// cpu_v
module  cpu_v(wire_clock, wire_reset, bus_RAM_DATA_IN,bus_RAM_DATA_OUT,bus_RAM_ADDRESS,wire_RW, bus_keyboard, videoflag, bus_vga_pos, bus_vga_char,data_debug, led);
   input wire         wire_clock;
   input wire         wire_reset;
   input wire [15:0]  bus_RAM_DATA_IN;
   output wire [15:0]  bus_RAM_DATA_OUT;
   output wire [15:0]  bus_RAM_ADDRESS;
   output wire         wire_RW;
   input  wire [7:0]  bus_keyboard;
   output wire         videoflag;
   output wire [15:0]  bus_vga_pos;
   output wire [15:0]  bus_vga_char;
   output wire [15:0]  data_debug;
   output wire [15:0]  led;
   wire [15:0]         m2;
   wire [15:0]         m3;
   wire [15:0]         m4;
   wire                enable_alu;
   wire [5:0]          opCode;
   wire                useCarry;
   wire                useDec;
   wire [15:0]         FR_in_at_control;
   wire [15:0]         FR_out_at_control;
   wire [2:0]          flagToShifthAndRot;
   alu_v alu_v_dut(wire_clock,wire_reset,enable_alu,m2,m3,m4,opCode,FR_out_at_control,FR_in_at_control,useCarry,flagToShifthAndRot,useDec);
  ...
Size: roughly 360 flip-flops, roughly 0.044 sq mm of cells after synthesis.
clock: 15.9 ns
lec_check: 0
cap_margin: 20
core_margin: 2
core_utilization: 72
cts_cluster_size: 35
place_density_lb_addon: 0.25
setup_slack_margin: 4.63
slew_margin: 20
run.sh (not shown) runs the stock make flow with config.mk's settings and CLKGATE_MAP_FILE=.
The starting point did not get past global routing with GRT-0116.
Next try:
--- a/flow/config.mk
+++ b/flow/config.mk
@@ -8 +8,2 @@
-export CAP_MARGIN = 20
+export ABC_AREA = 1
+export CAP_MARGIN = 30
@@ -11 +12,2 @@
-export CTS_CLUSTER_SIZE = 35
+export CTS_CLUSTER_DIAMETER = 396
+export CTS_CLUSTER_SIZE = 13
@@ -13 +15 @@
-export SETUP_SLACK_MARGIN = 4.63
+export SETUP_SLACK_MARGIN = -0.77
==> flow/constraint.sdc (replaced) <==
create_clock -name core_clock -period 14.8 [get_ports {wire_clock}]
set_input_delay 2.9600 -clock core_clock [delete_from_list [all_inputs] [get_ports {wire_clock}]]
set_output_delay 2.9600 -clock core_clock [all_outputs]
set_load 0.01 [all_outputs]
Effect: The new run failed in global routing (GRT-0232). Synthesized cell count goes up by a quarter to a third. Area after synthesis goes up slightly. Die area goes up slightly.

== run 1 ==
Starting RTL as in the previous note.
Design cpu_v, start of the top module:
module  cpu_v(wire_clock, wire_reset, bus_RAM_DATA_IN,bus_RAM_DATA_OUT,bus_RAM_ADDRESS,wire_RW, bus_keyboard, videoflag, bus_vga_pos, bus_vga_char,data_debug, led);
   input wire         wire_clock;
   input wire         wire_reset;
   input wire [15:0]  bus_RAM_DATA_IN;
   output wire [15:0]  bus_RAM_DATA_OUT;
   output wire [15:0]  bus_RAM_ADDRESS;
   output wire         wire_RW;
   input  wire [7:0]  bus_keyboard;
   output wire         videoflag;
   output wire [15:0]  bus_vga_pos;
   output wire [15:0]  bus_vga_char;
   output wire [15:0]  data_debug;
   output wire [15:0]  led;
   wire [15:0]         m2;
   wire [15:0]         m3;
   wire [15:0]         m4;
   wire                enable_alu;
   wire [5:0]          opCode;
   wire                useCarry;
   wire                useDec;
   wire [15:0]         FR_in_at_control;
   wire [15:0]         FR_out_at_control;
   wire [2:0]          flagToShifthAndRot;
   alu_v alu_v_dut(wire_clock,wire_reset,enable_alu,m2,m3,m4,opCode,FR_out_at_control,FR_in_at_control,useCarry,flagToShifthAndRot,useDec);
  ...
export LEC_CHECK = 0
export CAP_MARGIN = 20
export CORE_MARGIN = 2
export CORE_UTILIZATION = 40
export SLEW_MARGIN = 20
create_clock -name core_clock -period 31.1 [get_ports {wire_clock}]
The inputs of run 2 differ from those of run 1 as listed below.
- swapping 40 for 68 in CORE_UTILIZATION
- putting MAX_ROUTING_LAYER at met4 where nothing was set
- putting CTS_CLUSTER_SIZE at 34 where nothing was set
- putting SETUP_SLACK_MARGIN at 4.88 where nothing was set
- swapping 31.1 for 25.9 in the clock period (ns, I/O delays scaled along)
[summary]
Final checks on run 2, whose flow otherwise completed, came back failing, citing max-capacitance violations, max-slew violations, negative setup slack.
Run 1 | stages: all done | timing, DRC, antenna: all pass
Run 2 vs. run 1: placed standard-cell area picked up an extra 600 sq um, routed wire length on met2 lost 720 microns, number of nets in the layout picked up an extra 308.
met5 as the top routing layer in use was reported by run 1, and met4 by run 2.
### run 2 -> run 3
- MAX_ROUTING_LAYER no longer set, was met4
- CORE_UTILIZATION now 72, was 68
- CTS_CLUSTER_SIZE now 10, was 34
- CTS_CLUSTER_DIAMETER now 400, previously not set
- SETUP_SLACK_MARGIN now 1.56, was 4.88
- PLACE_DENSITY now 0.37, previously not set
- the clock period (ns, I/O delays scaled along) now 5.28, was 25.9
[summary]
The log for run 3 ends in global routing (5_1_grt) with error GRT-0116, so the run never completed. Going from run 2 to run 3, the die area was shrunk. Re average footprint of a synthesized cell: no difference whatsoever between run 3 and run 2. In run 3, the starting utilization of the core area came out 4.3 points above the value in run 2.
The following lists how run 4 was set up differently from run 3:
- a change of CORE_UTILIZATION from 72 to 60
- a deleted PLACE_DENSITY that had been 0.37
- a deleted CTS_CLUSTER_DIAMETER that had been 400
- a deleted SETUP_SLACK_MARGIN that had been 1.56
- a deleted CTS_CLUSTER_SIZE that had been 10
- a change of the clock period (ns, I/O delays scaled along) from 5.28 to 31.1
--- outcome ---
Having completed the whole flow, run 4 delivered a layout that passed the timing, design-rule and antenna checks. Diff run 4..run 3 | largest buffer count on any clock path | unchanged. Run 3 → run 4: die height increased by about 9% relative to the old numbers; number of buffers created by CTS dropped 12%; synthesized cell count held; chip area in the Yosys report essentially unchanged; per-instance average area after synthesis flat. Taking run 4 over run 3, the die boundary width ratio works out to 1.09. Run 4 against run 3: number of placed cells counting well taps went down; number of enable flip-flop cells did not really move; die area went up; instance area at placement went down.
Setup changes, run 4 to run 5
- CTS_CLUSTER_DIAMETER: unset -> 234
- MAX_ROUTING_LAYER: unset -> met4
- SETUP_SLACK_MARGIN: unset -> 3.89
- CORE_UTILIZATION: 60 -> 72
- ABC_AREA: unset -> 1
- the clock period (ns, I/O delays scaled along): 31.1 -> 26.7
### Flow results
The flow ended early for run 5: it failed with a tool error in global routing (5_1_grt). | area fraction in full adders, half adders and majority gates | run 5 vs run 4 | 0.33 points lower |. Across both runs, number of standard cells after synthesis was higher for run 5 than for run 4. The final weighted congestion of routability-driven global placement in run 5 sits about 7% above the value recorded for run 4. Number of buffers created by CTS grows by a few percent when moving from run 4 to run 5. Run 5 ends up with a synthesized-area fraction occupied by and/or/nand/nor cells that is 5.2 points higher than in run 4. Per the comparison of run 5 with run 4, half-perimeter wire length of the detailed placement result now larger; number of buffers inserted to repair setup after CTS now larger. Run 5 ended with less complex-gate fraction of the synthesized area than run 4. Chip width, run 5 and run 4: higher on run 4. Die size: run 5 is under run 4.
Setup changes, run 5 to run 6
- CTS_CLUSTER_DIAMETER now 100, was 234
- SETUP_SLACK_MARGIN no longer set, was 3.89
- CORE_UTILIZATION now 57, was 72
- MAX_ROUTING_LAYER no longer set, was met4
- ABC_AREA no longer set, was 1
- the clock period (ns, I/O delays scaled along) now 33.1, was 26.7
Findings:
- Both conditions hold for run 6: the flow ran to the end and the final layout passed the timing, design-rule and antenna checks.
- Sort run 5 and run 6 by arithmetic-cell share of the synthesized area counting full adders, half adders and majority gates desc -> top: run 6
- Yosys stat chip area for run 6: 1.7% down relative to run 5
- On total placed instance area, the higher figure sits with run 5, not run 6.
- Delta (run 6 minus run 5): post-CTS setup repair buffer count saw a decrease; share of synthesized area spent on multiplexers climbed 8.8 points; cell count after placement went down by about 14%; area of the placeable core increased about 24%.
